==> inputs of lagoon <==
## uart_top
module  uart_top(
								input  clk,
								input  rst_n,
								input  din,
								input sw8,
								output  reg  [23:0] pic_out,
								output  reg [16:0] addr,
								output  reg wr_ram,
								output  tx,
								output  reg pic_done,    
								output  reg  pic_download,    
								output  reg [7:0] rgb_led
								);
	wire   dout_vld;
	wire  [7:0] dout;
	reg [3:0] code_p;
	reg  [4:0]  cnt;
	reg  [3:0]  state;
	wire  [3:0]  code;
	wire [7:0]  temp;
	reg [23:0] pic_reg;
	parameter  monitor=0;   
	parameter  second=1 ;
	parameter  third=2 ;
	parameter   fouth=3;
	parameter   fiveth=4;
	parameter   sixth=5;
	parameter   send=6;
	parameter   stop=7;
	assign temp=(dout>8'd57)?(dout-8'd87):(dout-8'd48);
	assign code=temp[3:0];
	always  @ (posedge clk or negedge rst_n)
	    begin
			if  (!rst_n)
			   begin
			      state<=monitor;
				  wr_ram<=1;
				  pic_out<=0;
				  addr<=0;
				  pic_done<=0;
				  end
			else
	case (state)
	monitor:	begin
				   if (dout_vld)
						begin
						    wr_ram<=1;	
							pic_reg[23:20]<=code;
							state<=second;
							code_p<=code;
						end
				 else
				          state<=monitor;
					end
	second:	begin
					if (dout_vld)
							begin
								pic_reg[19:16]<=code;
								state<=third;
								rgb_led<={code_p,code};
							end
					else
							state<=second;
					end
		third:		begin
					if (dout_vld)
						begin
							pic_reg[15:12]<=code;
							state<=fouth;
							code_p<=code;
						end
					else
						state<=third;
					end
		fouth:		begin
					if (dout_vld)
						begin
							pic_reg[11:8]<=code;
							state<=fiveth;
							rgb_led<={code_p,code};
						end
					else
						state<=fouth;
					end
		fiveth:		begin
					if (dout_vld)
						begin
							pic_reg[7:4]<=code;
							state<=sixth;
							code_p<=code;
						end
					else
						state<=fiveth;
					end
        sixth:		begin
					if (dout_vld)
						begin
							pic_reg[3:0]<=code;
							state<=send;
							rgb_led<={code_p,code};
						end
					else
						state<=sixth;
					end
		send: 	 begin
						wr_ram<=0;
						pic_out<=pic_reg;
						if (addr<479)
							begin
								addr<=addr+1;								
								pic_done<=0;
								state<=monitor;
							end
			         else if (addr==479)
  ...
Settings: LEC_CHECK=0, ABC_AREA=1, CAP_MARGIN=20, CORE_MARGIN=2, CORE_UTILIZATION=72, CTS_CLUSTER_DIAMETER=233, CTS_CLUSTER_SIZE=23, PLACE_DENSITY_LB_ADDON=0.07, SETUP_SLACK_MARGIN=0.85, SLEW_MARGIN=20; clock period 2.93 ns.
run.sh (not shown) runs the stock make flow with config.mk's settings and CLKGATE_MAP_FILE=.
==> inputs of juniper, as changes to lagoon <==
- CORE_ASPECT_RATIO: unset -> 0.5
- CTS_CLUSTER_DIAMETER: 233 -> 310
- CTS_CLUSTER_SIZE: 23 -> 94
- PLACE_DENSITY: unset -> 0.36
- PLACE_DENSITY_LB_ADDON: 0.07 -> unset
- SETUP_SLACK_MARGIN: 0.85 -> unset
- TNS_END_PERCENT: unset -> 10
==> flow/constraint.sdc (replaced) <==
create_clock -name core_clock -period 2.04 [get_ports {clk}]
set_input_delay 0.4080 -clock core_clock [delete_from_list [all_inputs] [get_ports {clk}]]
set_output_delay 0.4080 -clock core_clock [all_outputs]
set_load 0.01 [all_outputs]
==> inputs of xenon, as changes to lagoon <==
- CORE_UTILIZATION: 72 -> 70
- PLACE_DENSITY_LB_ADDON: 0.07 -> 0.06
==> inputs of ember, as changes to lagoon <==
- CAP_MARGIN: 20 -> 35
- CORE_UTILIZATION: 72 -> 70
- CTS_CLUSTER_DIAMETER: 233 -> 360
- PLACE_DENSITY_LB_ADDON: 0.07 -> 0.12
- SETUP_SLACK_MARGIN: 0.85 -> unset
==> flow/constraint.sdc (replaced) <==
create_clock -name core_clock -period 2.04 [get_ports {clk}]
set_input_delay 0.4080 -clock core_clock [delete_from_list [all_inputs] [get_ports {clk}]]
set_output_delay 0.4080 -clock core_clock [all_outputs]
set_load 0.01 [all_outputs]
==> results <==
Of ember and lagoon, lagoon has the higher via count (gap about 2.5%, measured against lagoon). First-iteration DRC count, highest first: lagoon, ember, xenon, juniper. In xenon the cell count is smaller than in lagoon, by about 0.4%. The highest worst hold slack belongs to xenon, the lowest to ember. ember finished but fails on hold timing, setup timing. lagoon finished but fails on setup timing. xenon finished with timing, DRC and antenna clean. juniper ran to the end with violations: setup timing.
==> figures <==
| quantity | juniper | ember | lagoon | xenon |
|---|---|---|---|---|
| Final number of setup-violating endpoints | 8 | 27 | 1 | 0 |
| Fmax | 0.366 GHz | 0.357 GHz | 0.330 GHz | 0.366 GHz |
| Non-filler instance count after layout | 982 | 986 | 975 | 971 |
| Cell Pwr Density | 1050 nW/um^2 | 1060 nW/um^2 | 774 nW/um^2 | 750 nW/um^2 |
| Dominant power group | sequential cells | sequential cells | sequential cells | clock |
| Largest voltage drop on the vdd net | 1290 uV | 905 uV | 708 uV | 648 uV |
| Highest-delay cell along the critical path | sky130_fd_sc_hd__dfrtp_1 | sky130_fd_sc_hd__dfrtp_1 | sky130_fd_sc_hd__dfrtp_1 | sky130_fd_sc_hd__dfrtp_2 |
| Actual slew at the worst max-slew pin | 0.775 ns | 0.678 ns | 0.629 ns | 0.834 ns |
| Outcome | complete, but fails checks | complete, but fails checks | complete, but fails checks | complete, no violations |
| Violated checks | setup timing | hold timing, setup timing | setup timing | - |
| Count of tool warnings | 41 | 40 | 39 | 40 |

========
==> build 45: inputs <==
==> flow/design.v <==
`timescale 1ns / 1ps
module uart_rx(
               input               clk          ,		 
               input               rst_n        ,	
               input               din          ,
               output  reg [7:0]    dout         ,		
               output  reg         dout_vld     
               );
parameter    	   BPS	  =	217;	 
reg   [14:0]        cnt0         ;
wire                add_cnt0     ;
wire                end_cnt0     ;
reg   [ 3:0]        cnt1         ;
wire                add_cnt1     ;
wire                end_cnt1     ;
reg                 rx0          ;	
reg                 rx1          ;	
reg                 rx2          ;	
wire                rx_en        ;
reg                 flag_add     ;
always @ (posedge clk or negedge rst_n) begin
	if(!rst_n) begin
		rx0 <= 1'b1;
        rx1 <= 1'b1;
        rx2 <= 1'b1;
	end
	else begin
		rx0 <= din;
        rx1 <= rx0;
        rx2 <= rx1;
	end
end
assign rx_en = rx2 & ~rx1;	
always @(posedge clk or negedge rst_n)begin
    if(!rst_n)begin
        cnt0 <= 0;
    end
    else if(add_cnt0)begin
        if(end_cnt0)
            cnt0 <= 0;
        else
            cnt0 <= cnt0 + 1;
    end
end
assign add_cnt0 = flag_add;
assign end_cnt0 = add_cnt0 && cnt0==BPS-1 ;
always @(posedge clk or negedge rst_n)begin 
    if(!rst_n)begin
        cnt1 <= 0;
    end
    else if(add_cnt1)begin
        if(end_cnt1)
            cnt1 <= 0;
        else
            cnt1 <= cnt1 + 1;
    end
end
assign add_cnt1 = end_cnt0;
assign end_cnt1 = add_cnt1 && cnt1==9-1 ;  
always @ (posedge clk or negedge rst_n)begin
	if(!rst_n) begin
		flag_add <= 1'b0;
	end
	else if(rx_en) begin		
		flag_add <= 1'b1;	
	end
    else if(end_cnt1) begin		
		flag_add <= 1'b0;	
	end
end
always @ (posedge clk or negedge rst_n)begin
	if(!rst_n) begin
		dout <= 8'd0;
	end
	else if(add_cnt0 && cnt0==BPS/2-1 && cnt1!=0) begin		 
	    dout[cnt1-1]<= rx2 ;
	end
end
always @ (posedge clk or negedge rst_n)begin
	if(!rst_n) begin
		dout_vld <= 1'b0;
	end
    else if(end_cnt1) begin		
		dout_vld <= 1'b1;	
	end
	else begin	
        dout_vld <= 1'b0;			
	end
end
endmodule
`timescale 1ns / 1ps
module uart_tx(
                 input             clk    ,			
                 input             rst_n  ,		
                 input [7:0]       din    ,
                 input             din_vld,	  
                 output reg        rdy    ,   
                 output reg        dout   
             );
parameter         BPS    = 217;
reg   [7:0]       tx_data_tmp;	
reg               flag_add   ;
reg   [14:0]      cnt0       ;
wire              add_cnt0   ;
wire              end_cnt0   ;
reg   [ 3:0]      cnt1       ;
wire              add_cnt1   ;
wire              end_cnt1   ;
wire  [ 9:0]      data       ;
always  @(posedge clk or negedge rst_n)begin
    if(rst_n==1'b0)begin
        flag_add <= 0;
    end
    else if(flag_add==0 && din_vld)begin
        flag_add <= 1;
    end
    else if(end_cnt1)begin
        flag_add <= 0;
    end
end
always @(posedge clk or negedge rst_n)begin
    if(!rst_n)begin
        cnt0 <= 0;
    end
    else if(add_cnt0)begin
        if(end_cnt0)
            cnt0 <= 0;
        else
            cnt0 <= cnt0 + 1;
    end
end
assign add_cnt0 = flag_add;
assign end_cnt0 = add_cnt0 && cnt0==BPS-1 ;
always @(posedge clk or negedge rst_n)begin 
    if(!rst_n)begin
        cnt1 <= 0;
    end
    else if(add_cnt1)begin
        if(end_cnt1)
            cnt1 <= 0;
        else
            cnt1 <= cnt1 + 1;
    end
end
assign add_cnt1 = end_cnt0;
assign end_cnt1 = add_cnt1 && cnt1==10-1 ;
always @ (posedge clk or negedge rst_n) begin
	if(!rst_n) begin
		tx_data_tmp <=8'd0;
	end
	else if(flag_add==1'b0 && din_vld) begin	
		tx_data_tmp <= din;	
	end
end
always @ (posedge clk or negedge rst_n) begin
	if(!rst_n) begin
		dout <= 1'b1;
	end
	else if(add_cnt0 && cnt0==1-1)begin
        dout<= data[cnt1];
    end 
end
assign  data = {1'b1,tx_data_tmp,1'b0};  
always  @(*)begin
    if(din_vld || flag_add)
        rdy = 1'b0;
    else
        rdy = 1'b1;
end
endmodule
module  uart_top(
								input  clk,
								input  rst_n,
								input  din,
								input sw8,
								output  reg  [23:0] pic_out,
								output  reg [16:0] addr,
								output  reg wr_ram,
								output  tx,
								output  reg pic_done,    
								output  reg  pic_download,    
								output  reg [7:0] rgb_led
								);
	wire   dout_vld;
	wire  [7:0] dout;
	reg [3:0] code_p;
	reg  [4:0]  cnt;
	reg  [3:0]  state;
	wire  [3:0]  code;
	wire [7:0]  temp;
	reg [23:0] pic_reg;
	parameter  monitor=0;   
	parameter  second=1 ;
	parameter  third=2 ;
	parameter   fouth=3;
	parameter   fiveth=4;
	parameter   sixth=5;
	parameter   send=6;
	parameter   stop=7;
	assign temp=(dout>8'd57)?(dout-8'd87):(dout-8'd48);
	assign code=temp[3:0];
	always  @ (posedge clk or negedge rst_n)
	    begin
			if  (!rst_n)
			   begin
			      state<=monitor;
				  wr_ram<=1;
				  pic_out<=0;
				  addr<=0;
				  pic_done<=0;
				  end
			else
	case (state)
	monitor:	begin
				   if (dout_vld)
						begin
						    wr_ram<=1;	
							pic_reg[23:20]<=code;
							state<=second;
							code_p<=code;
						end
				 else
				          state<=monitor;
					end
	second:	begin
					if (dout_vld)
							begin
								pic_reg[19:16]<=code;
								state<=third;
								rgb_led<={code_p,code};
							end
					else
							state<=second;
					end
		third:		begin
					if (dout_vld)
						begin
							pic_reg[15:12]<=code;
							state<=fouth;
							code_p<=code;
						end
					else
						state<=third;
					end
		fouth:		begin
					if (dout_vld)
						begin
							pic_reg[11:8]<=code;
							state<=fiveth;
							rgb_led<={code_p,code};
						end
					else
						state<=fouth;
					end
		fiveth:		begin
					if (dout_vld)
						begin
							pic_reg[7:4]<=code;
							state<=sixth;
							code_p<=code;
						end
					else
						state<=fiveth;
					end
        sixth:		begin
					if (dout_vld)
						begin
							pic_reg[3:0]<=code;
							state<=send;
							rgb_led<={code_p,code};
						end
					else
						state<=sixth;
					end
		send: 	 begin
						wr_ram<=0;
						pic_out<=pic_reg;
						if (addr<479)
							begin
								addr<=addr+1;								
								pic_done<=0;
								state<=monitor;
							end
			         else if (addr==479)
					        begin								 
							     addr<=0;		
								 pic_done<=1;
								 state<=stop;								
							end	 
						end
		stop:  begin
					if  (sw8==1)
					    state<=monitor;
					else
						begin
						state<=stop;
						end
				  end
		     endcase
		end
		always  @ (posedge  clk or negedge rst_n)
		    begin
				if (!rst_n)
					cnt<=0;
				else if (state==send)
				    cnt<=cnt+1;
			    else 
					cnt<=cnt;
			end
		always  @ (posedge  clk or negedge rst_n)
			begin
				if (!rst_n)
					pic_download<=1;
		   else if (cnt>=15)
					pic_download<=0;
			else
					pic_download<=1;
			end
		uart_rx #(.BPS(16)) uart_rx(
								.clk(clk),
								.rst_n(rst_n),
								.din(din),
								.dout(dout),
								.dout_vld(dout_vld)
								);
	   uart_tx #(.BPS(16)) uart_tx(
                              .clk(clk)    ,			
                              .rst_n(rst_n)  ,		
							  .din_vld(dout_vld)    ,
							  .din(dout),
							  .dout(tx),
							  .rdy()
							); 
		endmodule 
==> flow/run.sh <==
#!/bin/bash
# the make line also repeats each setting of config.mk as NAME=value (left out here)
make -C /OpenROAD-flow-scripts/flow DESIGN_CONFIG=/design/flow/config.mk WORK_HOME=/design/flow/orfs CLKGATE_MAP_FILE= finish
==> flow/config.mk <==
export PLATFORM = sky130hd
export DESIGN_NAME = uart_top
export DESIGN_NICKNAME = uart_top
export VERILOG_FILES = /design/flow/design.v
export SDC_FILE = /design/flow/constraint.sdc
export NUM_CORES = 4
export LEC_CHECK = 0
export CAP_MARGIN = 40
export CELL_PAD_IN_SITES_DETAIL_PLACEMENT = 0
export CORE_MARGIN = 2
export CORE_UTILIZATION = 26
export CTS_CLUSTER_DIAMETER = 252
export CTS_CLUSTER_SIZE = 48
export GPL_TIMING_DRIVEN = 0
export MIN_ROUTING_LAYER = met2
export SETUP_SLACK_MARGIN = 0.16
export SLEW_MARGIN = 10
export TNS_END_PERCENT = 100
==> flow/constraint.sdc <==
create_clock -name core_clock -period 4.73 [get_ports {clk}]
set_input_delay 0.9460 -clock core_clock [delete_from_list [all_inputs] [get_ports {clk}]]
set_output_delay 0.9460 -clock core_clock [all_outputs]
set_load 0.01 [all_outputs]
==> build 32 (differences from build 45) <==
Settings changed: ABC_AREA set to 1, CAP_MARGIN 40 to 15, CELL_PAD_IN_SITES_DETAIL_PLACEMENT 0 to unset, CORE_UTILIZATION 26 to 72, CTS_CLUSTER_DIAMETER 252 to 222, CTS_CLUSTER_SIZE 48 to 69, GPL_TIMING_DRIVEN 0 to unset, MIN_ROUTING_LAYER met2 to unset, SETUP_SLACK_MARGIN 0.16 to -0.27, SLEW_MARGIN 10 to 20, TNS_END_PERCENT 100 to unset.
==> flow/constraint.sdc (replaced) <==
create_clock -name core_clock -period 5.91 [get_ports {clk}]
set_input_delay 1.1820 -clock core_clock [delete_from_list [all_inputs] [get_ports {clk}]]
set_output_delay 1.1820 -clock core_clock [all_outputs]
set_load 0.01 [all_outputs]
==> trial 66 (differences from build 45) <==
Settings changed: CAP_MARGIN 40 to 20, CELL_PAD_IN_SITES_DETAIL_PLACEMENT 0 to unset, CORE_UTILIZATION 26 to 40, CTS_CLUSTER_DIAMETER 252 to unset, CTS_CLUSTER_SIZE 48 to unset, GPL_TIMING_DRIVEN 0 to unset, MIN_ROUTING_LAYER met2 to unset, SETUP_SLACK_MARGIN 0.16 to unset, SLEW_MARGIN 10 to 20, TNS_END_PERCENT 100 to unset.
==> flow/constraint.sdc (replaced) <==
create_clock -name core_clock -period 10.0 [get_ports {clk}]
set_input_delay 2.0000 -clock core_clock [delete_from_list [all_inputs] [get_ports {clk}]]
set_output_delay 2.0000 -clock core_clock [all_outputs]
set_load 0.01 [all_outputs]
==> notes <==
Build 32 completed without violations. Trial 66 passed the timing, DRC and antenna checks. Build 45 completed without violations. Utilization: build 32 > trial 66 > build 45. In first-iteration DRC count, build 45 is at 2.9 times the value of trial 66. In trial 66 the setup slack is better than in build 45, by 5300 ps. Between build 45 and build 32, the lower via count is in build 32 (gap about 11%, measured against build 32). Against build 32, the worst hold slack of trial 66 is worse by 6.6 ps. In build 32 the non-clock buffer count is lower than in build 45, by 25. Sequential share of layout area: trial 66 > build 32 > build 45. In build 45 the combinational power is larger than in build 32, by about 2%. In build 32 the critical path depth is higher than in trial 66, by 8.
==> figures <==
metric	build 45	trial 66	build 32
Status	complete, no violations	complete, no violations	complete, no violations
Minimum clock period after layout	3690 ps	3630 ps	2960 ps
Reg2reg end	uart_rx.dout[3]	uart_rx.dout[3]	uart_rx.dout[1]
Post-detailed-routing wire length	12800 µm	11900 µm	13700 µm
Die Wd	164 µm	133 µm	103 µm
Non-clk buf share	8.50%	7.16%	6.86%
Reg2reg path depth	10	10	18
Routability Congestion	0.751	0.749	0.912
Final Power	3.36 mW	1.58 mW	2.75 mW
NetSw	0.997 mW	0.480 mW	0.859 mW
Clock network power consumption	1.34 mW	0.631 mW	1.02 mW
Fraction of the mapped netlist area in simple logic gates	13.6%	13.6%	23.1%
Number of vias after detailed routing	5747	4114	5189
Slew of the pin with the lowest slew margin	766 ps	867 ps	1010 ps
Fill cells	2483	1402	509
Average cell area after synthesis	12.6 µm²	12.6 µm²	9.39 µm²
Worst-skew pair later-pin latency	430 ps	420 ps	520 ps
Critical path arrival	4000 ps	3930 ps	3370 ps
Instance tally after logic synthesis	528	528	747
No activity file was given, so power comes from the tool's default toggle rates.
